==> flow/design.v <==
`timescale 1ns / 1ps
module get_conv_target_angle(
input signed [19:0] target_angle,
output reg signed [19:0] target_angle_conv,
output reg [2:0] quadrant_loc
    );
  always@(*)
    begin
        if ((target_angle >{16'd90,4'd0}) && (target_angle <= {16'd180,4'd0})) target_angle_conv = target_angle - {16'd90,4'd0};
        else if ((target_angle >{16'd180,4'd0}) && (target_angle <= {16'd270,4'd0})) target_angle_conv = target_angle - {16'd180,4'd0};
        else if ((target_angle > {16'd270,4'd0}) && (target_angle <= {16'd360,4'd0})) target_angle_conv = target_angle - {16'd360,4'd0};
        else target_angle_conv = target_angle;
    end 
  always@(*)
    begin
        if ((target_angle >{16'd90,4'd0}) && (target_angle <= {16'd180,4'd0})) quadrant_loc = 3'd2;
        else if ((target_angle >{16'd180,4'd0}) && (target_angle <= {16'd270,4'd0})) quadrant_loc = 3'd3;
        else if ((target_angle > {16'd270,4'd0}) && (target_angle <= {16'd360,4'd0})) quadrant_loc = 3'd4;
        else quadrant_loc = 3'd1;
    end    
endmodule
`timescale 1ns / 1ps
module output_mapping(
input signed [19:0] x, 
input signed [19:0] y,
input [2:0] quadrant_loc,
output reg signed [19:0] x_res,
output reg signed [19:0] y_res
    );
always@(*)
    begin
        if (quadrant_loc == 3'd2) x_res = -y;
        else if (quadrant_loc == 3'd3) x_res = -x;
        else  x_res = x; 
    end
 always@(*)
   begin
     if (quadrant_loc == 3'd2)       y_res = x;
     else if (quadrant_loc == 3'd3)  y_res = -y;
     else                            y_res = y; 
   end
endmodule
`timescale 1ns / 1ps
module cordic_sin_cos(clk,rst,target_angle,x_res,y_res);
 input clk,rst;   
 input signed [19:0] target_angle;    
 output reg signed [19:0] x_res;  
 output reg signed [19:0] y_res;  
 wire signed [19:0] x_res_comb;  
 wire signed [19:0] y_res_comb;  
 reg signed [19:0] x [9:0];   
 reg signed [19:0] y [9:0];   
 wire signed[19:0] arc_tan [8:0];   
 reg  signed[19:0] z[8:0];   
 reg  d[8:0];  
 wire signed [19:0] target_angle_conv;   
 wire [2:0] quadrant_loc;  
 assign arc_tan[0] = {{6{1'b0}},10'b0000101101,4'b0000};    
 assign arc_tan[1] = {{6{1'b0}},10'b0000011010,4'b1001};    
 assign arc_tan[2] = {{6{1'b0}},10'b0000001110,4'b0000};    
 assign arc_tan[3] = {{6{1'b0}},10'b0000000111,4'b0010};    
 assign arc_tan[4] = {{6{1'b0}},10'b0000000011,4'b1001};    
 assign arc_tan[5] = {{6{1'b0}},10'b0000000001,4'b1100};    
 assign arc_tan[6] = {{6{1'b0}},10'b0000000000,4'b1110};    
 assign arc_tan[7] = {{6{1'b0}},10'b0000000000,4'b0111};    
 assign arc_tan[8] = {{6{1'b0}},10'b0000000000,4'b0011};    
 get_conv_target_angle conv_angle(.target_angle(target_angle),.target_angle_conv(target_angle_conv),.quadrant_loc(quadrant_loc));
 output_mapping out_map(.x(x[9][19:0]),.y(y[9][19:0]),.quadrant_loc(quadrant_loc),.x_res(x_res_comb),.y_res(y_res_comb));
 always@(posedge clk)
  begin
    if (rst == 0)
       begin
         x_res [19:0]     <= 20'b0;
         y_res [19:0]     <= 20'b0;  
       end 
    else 
       begin
         x_res [19:0] <= x_res_comb;
         y_res [19:0] <= y_res_comb;
       end
  end
 always@(*)
   begin
      x[0] = 20'b00001001101101110001;  
      y[0] = 20'b00000000000000000000;  
      z[0] = target_angle_conv;  
      d[0] = (z[0][19] == 0) ? 1 : 0;   
   end
 always@(*)
   begin
     x[1] = (d[0] == 1) ? (x[0] - y[0]) : (x[0]+y[0]);
     y[1] = (d[0] == 1) ? (y[0] + x[0]) : (y[0]-x[0]);
     z[1] = (d[0] == 1) ? (z[0] - arc_tan[0]) : (z[0]+arc_tan[0]);
     d[1] = (z[1][19] == 0) ? 1 : 0;
     x[2] = (d[1] == 1) ? (x[1] - (y[1]>>>1)) : (x[1]+(y[1]>>>1));
     y[2] = (d[1] == 1) ? (y[1] + (x[1]>>>1)) : (y[1]-(x[1]>>>1));
     z[2] = (d[1] == 1) ? (z[1] - arc_tan[1]) : (z[1]+arc_tan[1]);
     d[2] = (z[2][19] == 0) ? 1 : 0;   
     x[3] = (d[2] == 1) ? (x[2] - (y[2]>>>2)) : (x[2]+(y[2]>>>2));
     y[3] = (d[2] == 1) ? (y[2] + (x[2]>>>2)) : (y[2]-(x[2]>>>2));
     z[3] = (d[2] == 1) ? (z[2] - arc_tan[2]) : (z[2]+arc_tan[2]);
     d[3] = (z[3][19] == 0) ? 1 : 0; 
     x[4] = (d[3] == 1) ? (x[3] - (y[3]>>>3)) : (x[3]+(y[3]>>>3));
     y[4] = (d[3] == 1) ? (y[3] + (x[3]>>>3)) : (y[3]-(x[3]>>>3));
     z[4] = (d[3] == 1) ? (z[3] - arc_tan[3]) : (z[3]+arc_tan[3]);
     d[4] = (z[4][19] == 0) ? 1 : 0; 
     x[5] = (d[4] == 1) ? (x[4] - (y[4]>>>4)) : (x[4]+(y[4]>>>4));
     y[5] = (d[4] == 1) ? (y[4] + (x[4]>>>4)) : (y[4]-(x[4]>>>4));
     z[5] = (d[4] == 1) ? (z[4] - arc_tan[4]) : (z[4]+arc_tan[4]);
     d[5] = (z[5][19] == 0) ? 1 : 0; 
     x[6] = (d[5] == 1) ? (x[5] - (y[5]>>>5)) : (x[5]+(y[5]>>>5));
     y[6] = (d[5] == 1) ? (y[5] + (x[5]>>>5)) : (y[5]-(x[5]>>>5));
     z[6] = (d[5] == 1) ? (z[5] - arc_tan[5]) : (z[5]+arc_tan[5]);
     d[6] = (z[6][19] == 0) ? 1 : 0; 
     x[7] = (d[6] == 1) ? (x[6] - (y[6]>>>6)) : (x[6]+(y[6]>>>6));
     y[7] = (d[6] == 1) ? (y[6] + (x[6]>>>6)) : (y[6]-(x[6]>>>6));
     z[7] = (d[6] == 1) ? (z[6] - arc_tan[6]) : (z[6]+arc_tan[6]);
     d[7] = (z[7][19] == 0) ? 1 : 0; 
     x[8] = (d[7] == 1) ? (x[7] - (y[7]>>>7)) : (x[7]+(y[7]>>>7));
     y[8] = (d[7] == 1) ? (y[7] + (x[7]>>>7)) : (y[7]-(x[7]>>>7));
     z[8] = (d[7] == 1) ? (z[7] - arc_tan[7]) : (z[7]+arc_tan[7]);
     d[8] = (z[8][19] == 0) ? 1 : 0; 
     x[9] = (d[8] == 1) ? (x[8] - (y[8]>>>8)) : (x[8]+(y[8]>>>8));
     y[9] = (d[8] == 1) ? (y[8] + (x[8]>>>8)) : (y[8]-(x[8]>>>8));
     z[9] = (d[8] == 1) ? (z[8] - arc_tan[8]) : (z[8]+arc_tan[8]);
     d[9] = (z[9][19] == 0) ? 1 : 0; 
   end
endmodule
Settings: LEC_CHECK=0, CAP_MARGIN=20, CELL_PAD_IN_SITES_GLOBAL_PLACEMENT=2, CORE_MARGIN=2, CORE_UTILIZATION=72, GPL_ROUTABILITY_DRIVEN=0, GPL_TIMING_DRIVEN=1, SETUP_SLACK_MARGIN=3.55, SLEW_MARGIN=35, TNS_END_PERCENT=25; clock period 31.3 ns.
run.sh (not shown) runs the stock make flow with config.mk's settings and CLKGATE_MAP_FILE=.
The starting point ended with an error in 3_1_place_gp_skip_io.
Next try:
==> flow/config.mk (replaced) <==
export PLATFORM = sky130hd
export DESIGN_NAME = cordic_sin_cos
export DESIGN_NICKNAME = cordic_sin_cos
export VERILOG_FILES = /design/flow/design.v
export SDC_FILE = /design/flow/constraint.sdc
export NUM_CORES = 4
export LEC_CHECK = 0
export CAP_MARGIN = 20
export CORE_MARGIN = 2
export CORE_UTILIZATION = 58
export SLEW_MARGIN = 20
export TNS_END_PERCENT = 5
==> flow/constraint.sdc (replaced) <==
create_clock -name core_clock -period 28.2 [get_ports {clk}]
set_input_delay 5.6400 -clock core_clock [delete_from_list [all_inputs] [get_ports {clk}]]
set_output_delay 5.6400 -clock core_clock [all_outputs]
set_load 0.01 [all_outputs]
Effect: With this change the flow died in 5_1_grt; die size grows by 24%; synthesized area is unchanged; synthesized cell count stays the same.


## v46
Starts from the design.v that is shown in full above.
clock: 35.0 ns
lec_check: 0
cap_margin: 20
core_margin: 2
core_utilization: 40
slew_margin: 20
--- input diff v46..v4 ---
Settings: swapping 40 for 64 in CORE_UTILIZATION; putting CTS_CLUSTER_SIZE at 100 where nothing was set; putting CTS_CLUSTER_DIAMETER at 147 where nothing was set; putting TNS_END_PERCENT at 10 where nothing was set; putting CORE_ASPECT_RATIO at 1.94 where nothing was set.
## What came out
When the final numbers for v4 and v46 were put side by side, the synthesis-to-finish area growth turned out to be greater in v46. Non-clock buffer share of cell area in v4 is 0.16 points below v46. v46 has a lower routed wire length than v4. From v46 to v4 the numbers moved as follows: cell area shrank by about 1.7%; maximum frequency lower. Per the comparison of v4 with v46, count of clock-buffer cells in the layout -1; count of non-CTS buffers in the layout fell 7.
For v48, these inputs were changed with respect to v4:
Settings: CTS_CLUSTER_SIZE no longer set, was 100; GPL_TIMING_DRIVEN now 0, previously not set; CTS_CLUSTER_DIAMETER no longer set, was 147; CORE_UTILIZATION now 40, was 64; CORE_ASPECT_RATIO no longer set, was 1.94; TNS_END_PERCENT now 5, was 10.
==> results <==
Changes observed in v48 relative to v4: detailed-routed wire length on met3 went down about 28%; number of inserted diodes about even.
Against v4, v48 reports a part of the cycle the worst path needs that is lower.
Re post-synthesis cell count: no difference whatsoever between v4 and v48.
Where setup slack of the critical path after layout is concerned, v4 is outperformed by v48.
Input-level comparison between v28 and v48:
Settings: GPL_TIMING_DRIVEN: 0 -> unset; CORE_UTILIZATION: 40 -> 32; TNS_END_PERCENT: 5 -> 20; CAP_MARGIN: 20 -> 5.
Notes after the runs:
Re first-iteration DRC count: v28 and v48 aren't equal, and the higher value belongs to v48.
Worst hold slack, v28 and v48, higher one = v48.
v28 -> v48: share of synthesized area spent on multiplexers delta 0, exact match
Met1 track utilization from global routing: v28 < v48
v28 against v48: cell count saw an increase; area added between synthesis and finish went down.
[compare] base=v48 new=v28: buffer-and-inverter tally for the worst setup path shrank by 10, maximum frequency about even, sequential share of layout area stayed essentially flat.
Final critical-path setup slack delta (v28 − v48): unfavourable
v48 fits on a die that is smaller than the die of v28.


P:
Starts from the design.v that is shown in full above.
clock: 26.5 ns
lec_check: 0
cap_margin: 0
core_margin: 2
core_utilization: 72
cts_cluster_size: 80
place_density_lb_addon: 0.0
slew_margin: 30
tns_end_percent: 5
FAIL P @ detailed placement (3_5_place_dp): tool exited with error
The inputs of Q differ from those of P as listed below.
- swapping 0 for 20 in CAP_MARGIN
- clearing PLACE_DENSITY_LB_ADDON, which used to be 0.0
- putting CTS_CLUSTER_DIAMETER at 240 where nothing was set
- putting ABC_AREA at 1 where nothing was set
- swapping 30 for 20 in SLEW_MARGIN
- swapping 80 for 97 in CTS_CLUSTER_SIZE
- clearing TNS_END_PERCENT, which used to be 5
- swapping 26.5 for 41.1 in the clock period (ns, I/O delays scaled along)
--- outcome ---
Q closes out successfully: all stages finished, all timing, DRC and antenna checks passed.
The lower post-synth net total came out of P.
Q — synthesized area per cell about 12% lower, P as reference
Compared with P, distinct cell type count of the synthesized netlist in Q decreased by more than a quarter.
Diff P -> Q: arithmetic-cell share of the synthesized area counting full adders, half adders and majority gates moved down; summed instance area of the synthesized netlist moved up.
### Q -> R
- CTS_CLUSTER_SIZE: 97 -> unset
- PLACE_DENSITY_LB_ADDON: unset -> 0.0
- ABC_AREA: 1 -> unset
- CTS_CLUSTER_DIAMETER: 240 -> unset
- the clock period (ns, I/O delays scaled along): 41.1 -> 27.5
R never completed, since it errored out during clock tree synthesis (4_1_cts).
Compared with Q, R shows die area that has gone down slightly.
Fraction of the core area occupied by cells at floorplan up 0.71 points in R wrt Q
Compared with Q, in R floorplan row count has decreased, area fraction in compound gates has increased.
Here is what was changed in the inputs of S compared with R.
- a change of CORE_UTILIZATION from 72 to 69
- a deleted PLACE_DENSITY_LB_ADDON that had been 0.0
- an added CTS_CLUSTER_SIZE of 97
- a change of the clock period (ns, I/O delays scaled along) from 27.5 to 41.1
Notes after the runs:
Diff R -> S: initial core utilization dropped 3.7 points; detailed placement HPWL lower; worst-case setup slack after placement shows an increase of 3300 ps; area after synthesis about even; number of core rows went up.
Diff R -> S | die size | increase of about 4%
S finished end to end and its layout was clean on timing, DRC and antenna.
From R to S, share of synthesized registers carrying an async set or reset did not move at all.
S reports a lower placed standard-cell area than R does.
In the reports for R and S, the larger routability congestion estimate belongs to S.
For instance count after placement with tap cells included, dividing the value from S by the value from R gives 0.851.


## old
// cordic_sin_cos: RTL as listed in full above, without the edits since
clock: 44.8 ns
lec_check: 0
abc_area: 1
cap_margin: 35
cell_pad_in_sites_detail_placement: 2
cell_pad_in_sites_global_placement: 2
core_aspect_ratio: 0.77
core_margin: 8
core_utilization: 60
cts_cluster_diameter: 175
cts_cluster_size: 79
gpl_routability_driven: 0
gpl_timing_driven: 0
hold_slack_margin: 0.2
max_routing_layer: met4
min_routing_layer: met2
place_density_lb_addon: 0.21
setup_slack_margin: 5.0
slew_margin: 30
tns_end_percent: 85
In the summary table, old is marked failed, with error FLW-0024 raised in global placement without I/O.
For new, these inputs were changed with respect to old:
==> flow/config.mk <==
export PLATFORM = sky130hd
export DESIGN_NAME = cordic_sin_cos
export DESIGN_NICKNAME = cordic_sin_cos
export VERILOG_FILES = /design/flow/design.v
export SDC_FILE = /design/flow/constraint.sdc
export NUM_CORES = 4
export LEC_CHECK = 0
export CAP_MARGIN = 20
export CORE_MARGIN = 2
export CORE_UTILIZATION = 65
export SLEW_MARGIN = 20
==> flow/constraint.sdc <==
create_clock -name core_clock -period 28.2 [get_ports {clk}]
set_input_delay 5.6400 -clock core_clock [delete_from_list [all_inputs] [get_ports {clk}]]
set_output_delay 5.6400 -clock core_clock [all_outputs]
set_load 0.01 [all_outputs]
## What came out
- Diff new..old | total of flip-flops plus latches after synthesis | unchanged
- [compare] base=old new=new: area fraction in compound gates increased by 9.8 points relative to the old numbers; horizontal die size moved down.
- global routing: new exited with error


RTL: the design.v shown in full above, as it stands there.
make LEC_CHECK=0 ABC_AREA=1 CAP_MARGIN=20 CORE_MARGIN=2 CORE_UTILIZATION=65 PLACE_DENSITY_LB_ADDON=0.04 SLEW_MARGIN=20 finish   # period 14.2 ns
The baseline stopped in detailed placement (3_5_place_dp).
Next try:
--- a/flow/config.mk
+++ b/flow/config.mk
@@ -8 +7,0 @@
-export ABC_AREA = 1
@@ -11,2 +10 @@
-export CORE_UTILIZATION = 65
-export PLACE_DENSITY_LB_ADDON = 0.04
+export CORE_UTILIZATION = 40
==> flow/constraint.sdc (replaced) <==
create_clock -name core_clock -period 33.7 [get_ports {clk}]
set_input_delay 6.7400 -clock core_clock [delete_from_list [all_inputs] [get_ports {clk}]]
set_output_delay 6.7400 -clock core_clock [all_outputs]
set_load 0.01 [all_outputs]
This time the run completed without violations.
Die area rose by 59%.
Synthesized area drops by 1.1%.
Synthesized cell count falls by 13%.
Next try:
--- a/flow/config.mk
+++ b/flow/config.mk
@@ -10 +10,2 @@
-export CORE_UTILIZATION = 40
+export CORE_UTILIZATION = 58
+export SETUP_SLACK_MARGIN = 4.65
==> flow/constraint.sdc (replaced) <==
create_clock -name core_clock -period 28.2 [get_ports {clk}]
set_input_delay 5.6400 -clock core_clock [delete_from_list [all_inputs] [get_ports {clk}]]
set_output_delay 5.6400 -clock core_clock [all_outputs]
set_load 0.01 [all_outputs]
Effect: The changed run died in global routing (5_1_grt); die size is lower by 31%; synthesized cell count stays the same; synthesized area is unchanged.
Next try:
--- a/flow/config.mk
+++ b/flow/config.mk
@@ -10,2 +10 @@
-export CORE_UTILIZATION = 58
-export SETUP_SLACK_MARGIN = 4.65
+export CORE_UTILIZATION = 64
==> flow/constraint.sdc (replaced) <==
create_clock -name core_clock -period 17.5 [get_ports {clk}]
set_input_delay 3.5000 -clock core_clock [delete_from_list [all_inputs] [get_ports {clk}]]
set_output_delay 3.5000 -clock core_clock [all_outputs]
set_load 0.01 [all_outputs]
This time the run failed in detailed placement (3_5_place_dp) with DPL-0033.
Synthesized cell count is unchanged.
Area after synthesis does not change.
Die area shrinks by about 9%.
Next try:
--- a/flow/config.mk
+++ b/flow/config.mk
@@ -8 +8 @@
-export CAP_MARGIN = 20
+export CAP_MARGIN = 35
@@ -10 +10,3 @@
-export CORE_UTILIZATION = 64
+export CORE_UTILIZATION = 70
+export CTS_CLUSTER_SIZE = 18
+export PLACE_DENSITY = 0.79
=>
- The changed run stopped in detailed placement (3_5_place_dp) (DPL-0038)
- synthesized cell count is unchanged
- die size went down by 8.4%
- synthesized area is unchanged
